==> inputs of build 83 <==
==> flow/design.v <==
module fpmultiplier (output logic [31:0] product, output logic ready,
		input logic [31:0] a, input logic clock, nreset);
enum {activation, start, loada, loadb, check, special, regularcalculation,carries, final_output}state;
logic [31:0] multi_a, multi_b;
logic [47:0] manti_48bit;
logic [22:0] manti_23bit; 
logic [9:0] expon; 
logic sign;
logic infinite_a,NaN_a,zero_a,infinite_b,NaN_b,zero_b; 
assign  infinite_a = (multi_a[30:23]==8'b11111111)&&(multi_a[22:0]==0);
assign  NaN_a = (multi_a[30:23]==8'b11111111)&&(multi_a[22:0]!=0);
assign  zero_a = (multi_a[30:23]==0);
assign  infinite_b = (multi_b[30:23]==8'b11111111)&&(multi_b[22:0]==0);
assign  NaN_b = (multi_b[30:23]==8'b11111111)&&(multi_b[22:0]!=0);
assign  zero_b = (multi_b[30:23]==0); 
always_ff @(posedge clock, negedge nreset)
if (~nreset)
  begin 
  product <=0;
  multi_a <= 0;
  multi_b <= 0;
  state <= start;
  ready <= 0;
  end
else
begin 
  case (state)
    activation:
           begin
           ready <=1;
           end
    start: 
           begin
           ready <= 0;
           state <= loada;
           end
    loada: 
           begin 
           multi_a <= a;
           state <= loadb;
           end
    loadb: 
           begin
           multi_b <= a;
           state <= check;        
           end
    check:
           begin
           sign <= multi_a[31]^multi_b[31];
           if(NaN_a||infinite_a||zero_a||NaN_b||infinite_b||zero_b)
           state <= special;
           else
           state <= regularcalculation;
           end
    special:
           begin
            state <= final_output;
            if (NaN_a||NaN_b) 
              begin
              expon <= 10'b0011111111;
              manti_23bit <= 1;
              end
            else if (infinite_a||infinite_b) 
              begin
              if (zero_a|zero_b)  
                begin
                expon <= 10'b0011111111;
                manti_23bit <= 1;  
                end
              else 
                begin
                expon <= 10'b0011111111;
                manti_23bit <= 0;
                end
              end
            else 
              begin 
              expon <= 10'b0000000000;
              manti_23bit <= 0;
              end
           end
    regularcalculation:
           begin
           state <= carries;
           sign <= multi_a[31]^multi_b[31];
           manti_48bit <= {1'b1, {multi_a[22:0]}}*{1'b1, {multi_b[22:0]}};
           expon <= {2'b00,multi_a[30:23]}+{2'b00,multi_b[30:23]}-10'd127; 
           end 
    carries:
           begin 
           state <= final_output;
           if (manti_48bit[47]==1)  
             begin
             expon <= expon + 1'b1; 
             manti_48bit <= manti_48bit>>1|{{25{1'b0}},1'b1,{22{1'b0}}}; 
             end
           else
             begin  
             manti_48bit <= manti_48bit|{{25{1'b0}},1'b1,{22{1'b0}}}; 
             end
           end
    final_output:
           begin 
           ready <= 1;
           state <= start;        
           if (NaN_a||infinite_a||zero_a||NaN_b||infinite_b||zero_b)
             product <= {sign,expon[7:0],manti_23bit};
           else if ($signed(expon) >= 255)
             product <= {sign,8'b11111111,23'd0};
           else if ($signed(expon) <= 0)
             product <= {sign,31'd0};
           else 
             product <= {sign,expon[7:0],manti_48bit[45:23]};
           end 
  endcase
end
endmodule
==> flow/run.sh <==
#!/bin/bash
# the make line also repeats each setting of config.mk as NAME=value (left out here)
make -C /OpenROAD-flow-scripts/flow DESIGN_CONFIG=/design/flow/config.mk WORK_HOME=/design/flow/orfs CLKGATE_MAP_FILE= finish
==> flow/config.mk <==
export PLATFORM = sky130hd
export DESIGN_NAME = fpmultiplier
export DESIGN_NICKNAME = fpmultiplier
export VERILOG_FILES = /design/flow/design.v
export SDC_FILE = /design/flow/constraint.sdc
export NUM_CORES = 4
export LEC_CHECK = 0
export CAP_MARGIN = 20
export CELL_PAD_IN_SITES_GLOBAL_PLACEMENT = 0
export CORE_ASPECT_RATIO = 0.5
export CORE_MARGIN = 4
export CORE_UTILIZATION = 62
export CTS_CLUSTER_DIAMETER = 223
export CTS_CLUSTER_SIZE = 99
export MAX_ROUTING_LAYER = met4
export PLACE_DENSITY = 0.61
export SLEW_MARGIN = 20
==> flow/constraint.sdc <==
create_clock -name core_clock -period 8.18 [get_ports {clock}]
set_input_delay 1.6360 -clock core_clock [delete_from_list [all_inputs] [get_ports {clock}]]
set_output_delay 1.6360 -clock core_clock [all_outputs]
set_load 0.01 [all_outputs]
==> trial 64 (differences from build 83) <==
==> flow/config.mk (replaced) <==
export PLATFORM = sky130hd
export DESIGN_NAME = fpmultiplier
export DESIGN_NICKNAME = fpmultiplier
export VERILOG_FILES = /design/flow/design.v
export SDC_FILE = /design/flow/constraint.sdc
export NUM_CORES = 4
export LEC_CHECK = 0
export ABC_AREA = 1
export CAP_MARGIN = 20
export CORE_MARGIN = 2
export CORE_UTILIZATION = 72
export PLACE_DENSITY = 0.6
export SLEW_MARGIN = 20
==> flow/constraint.sdc (replaced) <==
create_clock -name core_clock -period 3.59 [get_ports {clock}]
set_input_delay 0.7180 -clock core_clock [delete_from_list [all_inputs] [get_ports {clock}]]
set_output_delay 0.7180 -clock core_clock [all_outputs]
set_load 0.01 [all_outputs]
==> comparison table <==
metric                                                               trial 64                 build 83
Number of rows created at floorplan                                        69                       51
Horizontal extent of the die                                           193 um                   289 um
Post-Place Cells                                                         3947                     3128
Adders+Majority by Area                                                 46.5%                    48.9%
Routability congestion estimate from global placement                    1.01                    0.966
Register share after synthesis                                          14.5%                    15.3%
Complex-gate fraction of the synthesized area                           5.40%                    6.62%
Average footprint of a synthesized cell                             7.85 um^2                9.47 um^2
Area fraction in mux cells                                             0.393%                    2.21%
Cell area reported after detailed placement                       0.0290 mm^2              0.0259 mm^2
Nets at Floorplan                                                        3984                     3289
Floorplan Utilization                                                   72.8%                    63.0%
Core Box Area                                                     0.0354 mm^2              0.0389 mm^2
Total setup buffers inserted after CTS                                     75                        0
Count of cell types in the netlist                                         43                       71
Height of the chip                                                     193 um                   149 um
Run status                                             stopped before the end  complete, no violations
Failing step                                                   global routing                        -

* * *

==> inputs of pepper <==
Starts from the design.v that is shown in full above.
clock: 6.24 ns
lec_check: 0
abc_area: 1
cap_margin: 20
cell_pad_in_sites_global_placement: 0
core_aspect_ratio: 0.99
core_margin: 2
core_utilization: 72
cts_cluster_size: 24
max_routing_layer: met4
place_density: 0.37
slew_margin: 20
run.sh (not shown) runs the stock make flow with config.mk's settings and CLKGATE_MAP_FILE=.
==> inputs of sierra, as changes to pepper <==
- CORE_UTILIZATION: 72 -> 71
- PLACE_DENSITY: 0.37 -> unset
- PLACE_DENSITY_LB_ADDON: unset -> 0.16
==> reports/metrics.cfg <==
[setup_path]
path_buffers=7

[floorplan]
rows=69

[global_route]
grtUsageMet3_pct=13.2

[run_status]
violations=setup timing
status=failed layout checks

[timing]
setup_slack_ps=-308
worst_clock_skew_ps=12.1
setup_viol=25

[power]
pg_comb_uw=45.0

[detailed_routing]
avgRoutedWirePerCell_um=21.3

[end of results for sierra]
==> reports/metrics.cfg <==
[run_status]
status=failed layout checks
violations=setup timing

[timing]
setup_slack_ps=-599
setup_viol=25

[floorplan]
rows=68

[global_route]
grtUsageMet3_pct=16.2

[power]
pg_comb_uw=48.4

[end of results for pepper]

* * *

==> job 9004: inputs <==
// fpmultiplier: RTL as listed in full above, without the edits since
export LEC_CHECK = 0
export CAP_MARGIN = 20
export CORE_ASPECT_RATIO = 0.5
export CORE_MARGIN = 2
export CORE_UTILIZATION = 72
export CTS_CLUSTER_DIAMETER = 373
export CTS_CLUSTER_SIZE = 97
export PLACE_DENSITY = 0.38
export SLEW_MARGIN = 20
export TNS_END_PERCENT = 40
create_clock -name core_clock -period 6.56 [get_ports {clock}]
==> job 1142 (differences from job 9004) <==
==> flow/config.mk (replaced) <==
export PLATFORM = sky130hd
export DESIGN_NAME = fpmultiplier
export DESIGN_NICKNAME = fpmultiplier
export VERILOG_FILES = /design/flow/design.v
export SDC_FILE = /design/flow/constraint.sdc
export NUM_CORES = 4
export LEC_CHECK = 0
export ABC_AREA = 1
export CAP_MARGIN = 20
export CORE_MARGIN = 2
export CORE_UTILIZATION = 72
export PLACE_DENSITY_LB_ADDON = 0.18
export SLEW_MARGIN = 20
==> flow/constraint.sdc (replaced) <==
create_clock -name core_clock -period 5.96 [get_ports {clock}]
set_input_delay 1.1920 -clock core_clock [delete_from_list [all_inputs] [get_ports {clock}]]
set_output_delay 1.1920 -clock core_clock [all_outputs]
set_load 0.01 [all_outputs]
==> comparison table <==
quantity                                                                               job 1142                    job 9004
HPWL Detailed                                                                         63,460 um                   52,310 um
Cells after synthesis                                                                     3,282                       2,587
Vertical die dimension                                                                 193.1 um                    134.5 um
Number of cell instances after yosys synthesis                                            3,282                       2,587
Post-synthesis area per instance                                                     7.848 um^2                  9.475 um^2
Syn_nets                                                                                  3,984                       3,289
Fraction of synthesized cell area taken by the top area cell type                        0.3746                      0.3937
Xor and xnor fraction of the mapped netlist area                                       0.004081                     0.01036
AO/OA Area Share                                                                        0.05397                     0.06616
Post-placement worst setup slack                                                     -0.6047 ns                  -0.5794 ns
Number of distinct standard cells referenced by the synthesized netlist                      43                          71
Sequential fraction of the synthesis area                                                0.1452                      0.1526
Routability-driven placement congestion ratio                                             1.029                      0.9439
MUX area fraction                                                                      0.003935                     0.02205
Core Region                                                                         35,400 um^2                 33,280 um^2
Post-synthesis instance area                                                        25,760 um^2                 24,510 um^2
Run status                                                               stopped before the end  complete, but fails checks
Stage where the flow stopped                                                            5_1_grt                           -
Violated checks                                                                               -        negative setup slack
Instance area after placement                                                       28,710 um^2                 27,100 um^2
Effective utilization at floorplan                                                       0.7276                      0.7364
Post-CTS setup buffer count                                                                  52                          47
Row count                                                                                    69                          47

* * *

==> run X <==
// fpmultiplier: RTL as listed in full above, without the edits since
make LEC_CHECK=0 ABC_AREA=1 CAP_MARGIN=20 CORE_ASPECT_RATIO=1.02 CORE_MARGIN=9 CORE_UTILIZATION=40 CTS_CLUSTER_SIZE=72 GPL_TIMING_DRIVEN=0 HOLD_SLACK_MARGIN=0.03 MAX_ROUTING_LAYER=met4 PLACE_DENSITY=0.47 SETUP_SLACK_MARGIN=1.93 SLEW_MARGIN=0 finish   # period 9.37 ns
==> run E (differences from run X) <==
Settings changed: GPL_TIMING_DRIVEN 0 to 1, HOLD_SLACK_MARGIN 0.03 to unset.
==> run G (differences from run X) <==
Settings changed: ABC_AREA 1 to unset, CORE_ASPECT_RATIO 1.02 to unset, CORE_MARGIN 9 to 2, CORE_UTILIZATION 40 to 72, CTS_CLUSTER_SIZE 72 to 97, GPL_TIMING_DRIVEN 0 to unset, HOLD_SLACK_MARGIN 0.03 to unset, MAX_ROUTING_LAYER met4 to unset, PLACE_DENSITY 0.47 to 0.38, SETUP_SLACK_MARGIN 1.93 to unset, SLEW_MARGIN 0 to 20, TNS_END_PERCENT set to 40.
==> flow/constraint.sdc (replaced) <==
create_clock -name core_clock -period 6.56 [get_ports {clock}]
set_input_delay 1.3120 -clock core_clock [delete_from_list [all_inputs] [get_ports {clock}]]
set_output_delay 1.3120 -clock core_clock [all_outputs]
set_load 0.01 [all_outputs]
==> GITHUB_STEP_SUMMARY <==
### Metrics collected by this job

| Metric | Value |
|---|---|
| Post-DP HPWL | `66700 um` |
| Arr. time, crit path | `between 7000 and 8000 ps` |
| Top-area cell share | `0.375` |
| Seq/total area | `0.134` |
| Sequential power share | `0.452` |
| Routability Congestion | `a little over 0.9` |
| Die height | `between 200 and 300 um` |
| Antenna violations before repair | `1` |
| Peak VDD IR | `0.000141 V` |
| Ao+oa area frac | `0.0540` |
| Routed wire per std cell | `19.4 um` |
| Outcome | `timing/DRC/antenna clean` |
| Synthesized net count | `3984` |
(the above is from run E)
==> GITHUB_STEP_SUMMARY <==
### Metrics collected by this job

| Metric | Value |
|---|---|
| Outcome | `timing/DRC/antenna clean` |
| Peak VDD IR | `0.000122 V` |
| Synthesized net count | `3984` |
| Routed wire per std cell | `22.6 um` |
| Seq/total area | `0.132` |
| Synth Seq Share | `0.145` |
| Count leader, synth | `inv_1` |
| Arr. time, crit path | `7450 ps` |
| Ao+oa area frac | `0.0540` |
| Antenna violations before repair | `2` |
| Routability Congestion | `0.980` |
| Sequential power share | `0.461` |
(the above is from run X)
==> GITHUB_STEP_SUMMARY <==
### Metrics collected by this job

| Metric | Value |
|---|---|
| Seq/total area | `0.129` |
| Routed wire per std cell | `23.2 um` |
| # setup viols final | `25` |
| Arr. time, crit path | `7140 ps` |
| SO Faults | `setup timing` |
| Routability Congestion | `0.978` |
| Outcome | `finished with violations` |
| Setup WS post-layout | `-415 ps` |
| Synthesized net count | `3289` |
| Die height | `189 um` |
| Sequential power share | `0.474` |
(the above is from run G)
Power figures rest on the tool's default switching activity, not on a simulated workload.
